==> inputs of try-cedar <==
==> flow/design.v <==
`timescale 1ns / 1ps
module apb_master #(parameter DATA_WIDTH = 32, parameter ADDR_WIDTH = 32) (
		output 					PSEL,
		output 					PENABLE,
		output  [ADDR_WIDTH-1:0] PADDR,
		output  [DATA_WIDTH-1:0]	PWRDATA,
		output  					PWRITE,
		output  [DATA_WIDTH-1:0]	PRDATA_o,
		input  [DATA_WIDTH-1:0]	PRDATA,
		input  [DATA_WIDTH-1:0] data_i,
		input  [ADDR_WIDTH-1:0]	addr_i,
		input 					PCLK,
		input 					PRESETn,
		input 					PREADY,
		input 					evnt_trig_i,
		input 					pwrite_i
);
parameter IDLE = 2'd0;
parameter SETUP = 2'd1;
parameter ACCESS = 2'd2;
reg [1:0]	state, next_state;
always@(posedge PCLK) begin
	if(!PRESETn)
		state <= IDLE ;
	else
		state <= next_state ;
end
always@(*) begin
	case(state)
		IDLE : begin
			if (evnt_trig_i)
				next_state <= SETUP ;
			else 
				next_state <= IDLE;
		end
		SETUP : next_state <= ACCESS;
		ACCESS : begin
			if(PREADY)
				next_state <= IDLE ;
			else 
				next_state <= ACCESS ;
		end
		default : next_state <= IDLE ;
	endcase
end
assign PSEL = PRESETn ? (state != IDLE) : 1'b0;
assign PENABLE = (state == ACCESS) ;
assign PWRITE = pwrite_i;
assign PWRDATA = data_i;
assign PADDR = addr_i;
assign PRDATA_o = PRDATA;
endmodule
`timescale 1ns / 1ps
module APB_slave #( parameter DATA_WIDTH = 32, parameter ADDR_WIDTH = 32)(
    output  reg [DATA_WIDTH-1:0] PRDATA,
    output                       PREADY_o,
    input                    PREADY,
    input   [DATA_WIDTH-1:0] PWRDATA, 
    input   [ADDR_WIDTH-1:0] PADDR,
    input                    PCLK,
    input                    PRESETn,
    input                    PWRITE,
    input                    PENABLE,
    input                    PSEL
    );
    parameter  IDLE   = 2'd0, SETUP = 2'd1, ACCESS =2'd2;
    reg [DATA_WIDTH-1:0]    APB_MEM [ADDR_WIDTH-1:0];
    reg [1:0] prsnt_state , next_state ;
    always@(posedge PCLK , negedge PRESETn) begin   
        if(!PRESETn)
            prsnt_state <= IDLE ;
        else 
            prsnt_state <= next_state ;
    end
   always@(* ) begin
        next_state <= prsnt_state;
        case (prsnt_state)
            IDLE : begin
                if(PSEL )
                    next_state <= SETUP;        
                else 
                    next_state <= IDLE;
            end
            SETUP : begin
                if(PENABLE)
                    next_state <= ACCESS;
                else 
                    next_state <= IDLE;
            end
            ACCESS : begin
                if(PREADY) begin
                    if(!PSEL) 
                        next_state <= IDLE ;
                    else
                        next_state <= SETUP ;
                end
                else 
                    next_state <= ACCESS;
            end
            default : next_state <= IDLE;
        endcase
   end
   always@(*) begin
         if(!PRESETn)
            PRDATA = 32'd0;
         else begin
            if((next_state == ACCESS) && !PWRITE && (PADDR < ADDR_WIDTH))
                PRDATA = APB_MEM[PADDR];
            else 
                PRDATA = 32'd0;    
         end
   end
   always@(posedge PCLK) begin
         if((next_state == ACCESS) && PWRITE && (PADDR < ADDR_WIDTH))
            APB_MEM[PADDR] <= PWRDATA ;
   end
   assign PREADY_o = PREADY ;
endmodule
`timescale 1ns / 1ps
module apb_top #(parameter DATA_WIDTH = 32 , parameter ADDR_WIDTH = 32) (
		output [DATA_WIDTH-1:0]	PRDATA_o,
		input 					PCLK_i,
		input 					PRESETn_i,
		input [DATA_WIDTH-1:0]	PWRDATA_i,
		input [ADDR_WIDTH-1:0]	PADDR_i,
		input 					PWRITE_i,
		input 					PREADY_i,
		input 					EVENT_i
);
	wire [DATA_WIDTH-1:0]	p_rd_intr, pwrdata_intr, paddr_intr;
	wire 					p_ready_intr, psel_intr, pena_intr, pwrite_intr;				
	apb_master  #(.DATA_WIDTH(DATA_WIDTH), .ADDR_WIDTH(ADDR_WIDTH))  master_inst(
		.PCLK(PCLK_i),
		.PRESETn(PRESETn_i),
		.evnt_trig_i(EVENT_i),
		.data_i(PWRDATA_i),
		.addr_i(PADDR_i),
		.pwrite_i(PWRITE_i),
		.PRDATA(p_rd_intr),
		.PREADY(p_ready_intr),
		.PSEL(psel_intr),
		.PENABLE(pena_intr),
		.PADDR(paddr_intr),
		.PWRDATA(pwrdata_intr),
		.PWRITE(pwrite_intr),
		.PRDATA_o(PRDATA_o)
	);
	APB_slave #(.DATA_WIDTH(DATA_WIDTH), .ADDR_WIDTH(ADDR_WIDTH)) slave_inst(
		.PREADY(PREADY_i),
		.PWRDATA(pwrdata_intr), 
		.PADDR(paddr_intr),
		.PCLK(PCLK_i),
		.PRESETn(PRESETn_i),
		.PWRITE(pwrite_intr),
		.PENABLE(pena_intr),
		.PSEL(psel_intr),
		.PRDATA(p_rd_intr),
		.PREADY_o(p_ready_intr)
	);
endmodule
==> flow/run.sh <==
#!/bin/bash
# the make line also repeats each setting of config.mk as NAME=value (left out here)
make -C /OpenROAD-flow-scripts/flow DESIGN_CONFIG=/design/flow/config.mk WORK_HOME=/design/flow/orfs CLKGATE_MAP_FILE= finish
==> flow/config.mk <==
export PLATFORM = sky130hd
export DESIGN_NAME = apb_top
export DESIGN_NICKNAME = apb_top
export VERILOG_FILES = /design/flow/design.v
export SDC_FILE = /design/flow/constraint.sdc
export NUM_CORES = 4
export LEC_CHECK = 0
export CAP_MARGIN = 5
export CORE_ASPECT_RATIO = 0.6
export CORE_MARGIN = 2
export CORE_UTILIZATION = 34
export CTS_CLUSTER_DIAMETER = 70
export GPL_TIMING_DRIVEN = 0
export MIN_ROUTING_LAYER = met1
export PLACE_DENSITY = 0.77
export SLEW_MARGIN = 10
==> flow/constraint.sdc <==
create_clock -name core_clock -period 7.46 [get_ports {PCLK_i}]
set_input_delay 1.4920 -clock core_clock [delete_from_list [all_inputs] [get_ports {PCLK_i}]]
set_output_delay 1.4920 -clock core_clock [all_outputs]
set_load 0.01 [all_outputs]
==> try-sierra: changes against try-cedar <==
Settings changed: CAP_MARGIN 5 to 20, CORE_ASPECT_RATIO 0.6 to unset, CORE_UTILIZATION 34 to 72, CTS_CLUSTER_DIAMETER 70 to unset, GPL_TIMING_DRIVEN 0 to unset, MIN_ROUTING_LAYER met1 to unset, PLACE_DENSITY 0.77 to unset, PLACE_DENSITY_LB_ADDON set to 0.13, SLEW_MARGIN 10 to 20.
==> flow/constraint.sdc (replaced) <==
create_clock -name core_clock -period 1.6 [get_ports {PCLK_i}]
set_input_delay 0.3200 -clock core_clock [delete_from_list [all_inputs] [get_ports {PCLK_i}]]
set_output_delay 0.3200 -clock core_clock [all_outputs]
set_load 0.01 [all_outputs]
==> results <==
| item | try-cedar | try-sierra |
|---|---|---|
| Status | no timing/DRC/antenna violations | stopped before the end |
| Stage where the flow stopped | - | global routing |
| Multiplexer fraction of the synthesized cell area | 13.3% | 13.3% |
| CTS max path bufs | 3 | 3 |
| IO buf count | 98 | 100 |
| Boundary pin count | 101 | 101 |
| Horizontal die dimension | 446 µm | 239 µm |
| Sequential cell area fraction in the yosys report | 77.5% | 77.5% |
| Die footprint | 120000 µm² | 57200 µm² |
| Post-DP HPWL | 81900 µm | 63500 µm |
| Synthesized chip area reported by yosys | 39800 µm² | 39800 µm² |
| Number of standard-cell rows in the floorplan | 97 | 86 |
| Post-placement worst setup slack | 479 ps | -2100 ps |
| Post-synthesis share of cell area spent on and-or and or-and gates | 4.48% | 4.48% |
| Synth flops | 1029 | 1029 |
| Die y size | 269 µm | 239 µm |
| Floorplan-stage core utilization | 34.2% | 72.6% |
| Proportion of synthesized flip-flops having asynchronous set or reset | 0.292% | 0.292% |
| Final weighted congestion of routability-driven global placement | 0.875 | 0.842 |
| Fraction of post-synthesis cell area in the top cell type by area | 77.2% | 77.2% |
| AND/OR/NAND/NOR Cells, Area Fraction | 3.30% | 3.30% |
| Area of the core | 117000 µm² | 54900 µm² |
| CTS hold repair buffers | 0 | 1 |
| Clock buffer count from CTS | 85 | 95 |
| Post-DP Area | 44600 µm² | 45500 µm² |
| Number of gates given a new drive strength after cts | 0 | 331 |
| Setup bufs post-CTS | 0 | 92 |
| Placed Cells incl. Taps | 3856 | 3007 |

========
==> v37: inputs <==
RTL: the design.v shown in full above, as it stands there.
clock: 8.26 ns
lec_check: 0
cap_margin: 20
core_margin: 2
core_utilization: 28
slew_margin: 20
run.sh (not shown) runs the stock make flow with config.mk's settings and CLKGATE_MAP_FILE=.
==> v24: changes against v37 <==
CORE_ASPECT_RATIO = 0.72   (was unset)
CORE_UTILIZATION = 72   (was 28)
CTS_CLUSTER_DIAMETER = 377   (was unset)
MIN_ROUTING_LAYER = met1   (was unset)
PLACE_DENSITY_LB_ADDON = 0.08   (was unset)
SLEW_MARGIN = 30   (was 20)
==> flow/constraint.sdc (replaced) <==
create_clock -name core_clock -period 3.13 [get_ports {PCLK_i}]
set_input_delay 0.6260 -clock core_clock [delete_from_list [all_inputs] [get_ports {PCLK_i}]]
set_output_delay 0.6260 -clock core_clock [all_outputs]
set_load 0.01 [all_outputs]
==> comparison table <==
item                                                                        v37              v24
Outcome                                        no timing/DRC/antenna violations  failed layout checks
Reasons for failing layout checks                                             -     setup timing
Tool warning count                                                           27               30
Final setup fails                                                             0               32
Slew headroom                                                             20.9%            37.5%
Total length of routed met3 wires                                       6330 um         15000 um
Worst setup path end                                               PRDATA_o[14]     PRDATA_o[28]
Met1 wire length                                                       44700 um         40000 um
Met2 WL post-DR                                                        53200 um         53900 um
Buffers inserted by post-CTS timing repair                                    0               15
Clock buffers created by TritonCTS                                           99               90
Global-route met1 utilization                                             18.9%            55.5%
Non-clock buffer share                                                    3.93%            9.36%
Fillcell total                                                            13300             2044
Number of antenna violations at the first check in global routing             7                2
Final worst-path setup slack                                            1160 ps          -691 ps
Final setup skew                                                        25.4 ps          17.7 ps
Core area                                                           0.141 sq mm     0.0550 sq mm
Routing usage on met2                                                     24.3%            60.7%
Count of cells resized by post-cts repair                                     0              225
Portion of total power attributed to sequential cells                     53.9%            55.2%
Total instance count after detailed placement                              3991             3049
Post-route cell area                                               0.0470 sq mm     0.0487 sq mm
Core occupancy in the finished layout                                     33.2%            88.5%
P_sw                                                                    2.20 mW          5.78 mW

========
==> wip/umber: inputs <==
RTL: the design.v shown in full above, as it stands there.
clock: 8.88 ns
lec_check: 0
cap_margin: 0
cell_pad_in_sites_global_placement: 2
core_margin: 2
core_utilization: 59
gpl_timing_driven: 1
place_density_lb_addon: 0.23
slew_margin: 20
==> inputs of wip/zinc, as changes to wip/umber <==
Settings changed: ABC_AREA set to 1, CAP_MARGIN 0 to 5, CORE_ASPECT_RATIO set to 0.55, CORE_UTILIZATION 59 to 44, GPL_TIMING_DRIVEN 1 to not set, PLACE_DENSITY_LB_ADDON 0.23 to not set, SLEW_MARGIN 20 to 10.
==> flow/constraint.sdc (replaced) <==
create_clock -name core_clock -period 6.0 [get_ports {PCLK_i}]
set_input_delay 1.2000 -clock core_clock [delete_from_list [all_inputs] [get_ports {PCLK_i}]]
set_output_delay 1.2000 -clock core_clock [all_outputs]
set_load 0.01 [all_outputs]
==> reports/metrics.yaml <==
outcome:
  outcome: "finished clean"
setup_path:
  reg2reg_slack_ns: 5.47
global_route:
  first_global_vias: 20330
  grtUsageMet3: 0.04297
placement:
  gp_congestion: 0.7938
-- figures above: wip/umber

==> reports/metrics.yaml <==
outcome:
  outcome: "finished clean"
global_route:
  grtUsageMet3: 0.04475
setup_path:
  reg2reg_slack_ns: 2.90
worst_hold_path:
  holdPathStages: 1
floorplan:
  chipArea_sq_mm: 0.1039
-- figures above: wip/zinc


========
==> run D: inputs <==
RTL: the design.v shown in full above, as it stands there.
clock: 5.12 ns
lec_check: 0
abc_area: 1
cap_margin: 20
cell_pad_in_sites_detail_placement: 2
core_margin: 2
core_utilization: 29
cts_cluster_size: 42
max_routing_layer: met4
min_routing_layer: met2
place_density_lb_addon: 0.22
setup_slack_margin: 0.38
slew_margin: 40
==> run K: changes against run D <==
==> flow/config.mk (replaced) <==
export PLATFORM = sky130hd
export DESIGN_NAME = apb_top
export DESIGN_NICKNAME = apb_top
export VERILOG_FILES = /design/flow/design.v
export SDC_FILE = /design/flow/constraint.sdc
export NUM_CORES = 4
export LEC_CHECK = 0
export ABC_AREA = 1
export CAP_MARGIN = 5
export CORE_MARGIN = 2
export CORE_UTILIZATION = 72
export CTS_CLUSTER_DIAMETER = 95
export PLACE_DENSITY = 0.65
export SETUP_SLACK_MARGIN = -0.28
export SLEW_MARGIN = 20
==> flow/constraint.sdc (replaced) <==
create_clock -name core_clock -period 3.12 [get_ports {PCLK_i}]
set_input_delay 0.6240 -clock core_clock [delete_from_list [all_inputs] [get_ports {PCLK_i}]]
set_output_delay 0.6240 -clock core_clock [all_outputs]
set_load 0.01 [all_outputs]
==> results <==
Cell area power density: run D 351 nW/um^2; run K 543 nW/um^2
Setup-violating endpoint count in the final report: run D 0; run K 31
Slew HR: run D 39.4%; run K 72.6%
Wire length of the first global-routing pass: run D 243 mm; run K 181 mm
Fraction of area in multi-input gates: run D 20.4%; run K 20.4%
Area delta synth->final: run D 18.8%; run K 18.5%
Worst-case setup margin in the final layout: run D 345 ps; run K -166 ps
Outcome: run D complete, no violations; run K complete, but fails checks
Layout check failures: run D -; run K negative setup slack
WL per Instance: run D 24.7 microns; run K 21.6 microns
Vias per std cell: run D 6.33; run K 5.70
Final clock skew: run D 46.5 ps; run K 21.0 ps
Global routing usage on met3: run D 40.8%; run K 8.80%
Register fraction of the total cell area: run D 58.3%; run K 58.5%
Instance area after placement: run D 48900 sq um; run K 49500 sq um
Design area: run D 52900 sq um; run K 52800 sq um
Worst setup slack before clock tree synthesis: run D -158 ps; run K -918 ps
Total power after layout: run D 18.6 mW; run K 28.7 mW
GR peak layer: run D met3; run K met2
Detailed-placement wirelength estimate: run D 97.7 mm; run K 72.4 mm

========
==> run a: inputs <==
// apb_top: RTL as listed in full above, without the edits since
==> flow/config.mk <==
export PLATFORM = sky130hd
export DESIGN_NAME = apb_top
export DESIGN_NICKNAME = apb_top
export VERILOG_FILES = /design/flow/design.v
export SDC_FILE = /design/flow/constraint.sdc
export NUM_CORES = 4
export LEC_CHECK = 0
export ABC_AREA = 1
export CAP_MARGIN = 20
export CORE_MARGIN = 2
export CORE_UTILIZATION = 72
export CTS_CLUSTER_DIAMETER = 351
export CTS_CLUSTER_SIZE = 10
export SETUP_SLACK_MARGIN = 0.94
export SLEW_MARGIN = 20
==> flow/constraint.sdc <==
create_clock -name core_clock -period 3.17 [get_ports {PCLK_i}]
set_input_delay 0.6340 -clock core_clock [delete_from_list [all_inputs] [get_ports {PCLK_i}]]
set_output_delay 0.6340 -clock core_clock [all_outputs]
set_load 0.01 [all_outputs]
==> run b (differences from run a) <==
==> flow/config.mk (replaced) <==
export PLATFORM = sky130hd
export DESIGN_NAME = apb_top
export DESIGN_NICKNAME = apb_top
export VERILOG_FILES = /design/flow/design.v
export SDC_FILE = /design/flow/constraint.sdc
export NUM_CORES = 4
export LEC_CHECK = 0
export CAP_MARGIN = 5
export CORE_MARGIN = 2
export CORE_UTILIZATION = 72
export CTS_CLUSTER_DIAMETER = 90
export PLACE_DENSITY = 0.65
export SETUP_SLACK_MARGIN = 0.76
export SLEW_MARGIN = 20
==> flow/constraint.sdc (replaced) <==
create_clock -name core_clock -period 3.12 [get_ports {PCLK_i}]
set_input_delay 0.6240 -clock core_clock [delete_from_list [all_inputs] [get_ports {PCLK_i}]]
set_output_delay 0.6240 -clock core_clock [all_outputs]
set_load 0.01 [all_outputs]
==> results.cfg <==
; yosys + openroad results
[run_status]
status = finished with violations
so_faults = setup timing

[pwr]
ir_drop_uv = 631
pg_comb_mw = 1.54
p_clk_mw = 11.5

[final_timing]
setup_ws_ps = -648
setup_viol = 1057
period_used_pct = 121

[grt]
first_global_vias = 24600

[finish]
n_all_buffers = 523

[setup_path]
cp.depth = 11

[floorplan]
die_w_um = 239
That was run b.
==> results.cfg <==
; yosys + openroad results
[grt]
first_global_vias = 33400

[final_timing]
setup_viol = 4
setup_ws_ps = -71.5

[pwr]
pg_comb_mw = 2.23
ir_drop_uv = 528

[run_status]
so_faults = setup timing
status = finished with violations

[finish]
n_all_buffers = 566
That was run a.
Power figures rest on the tool's default switching activity, not on a simulated workload.
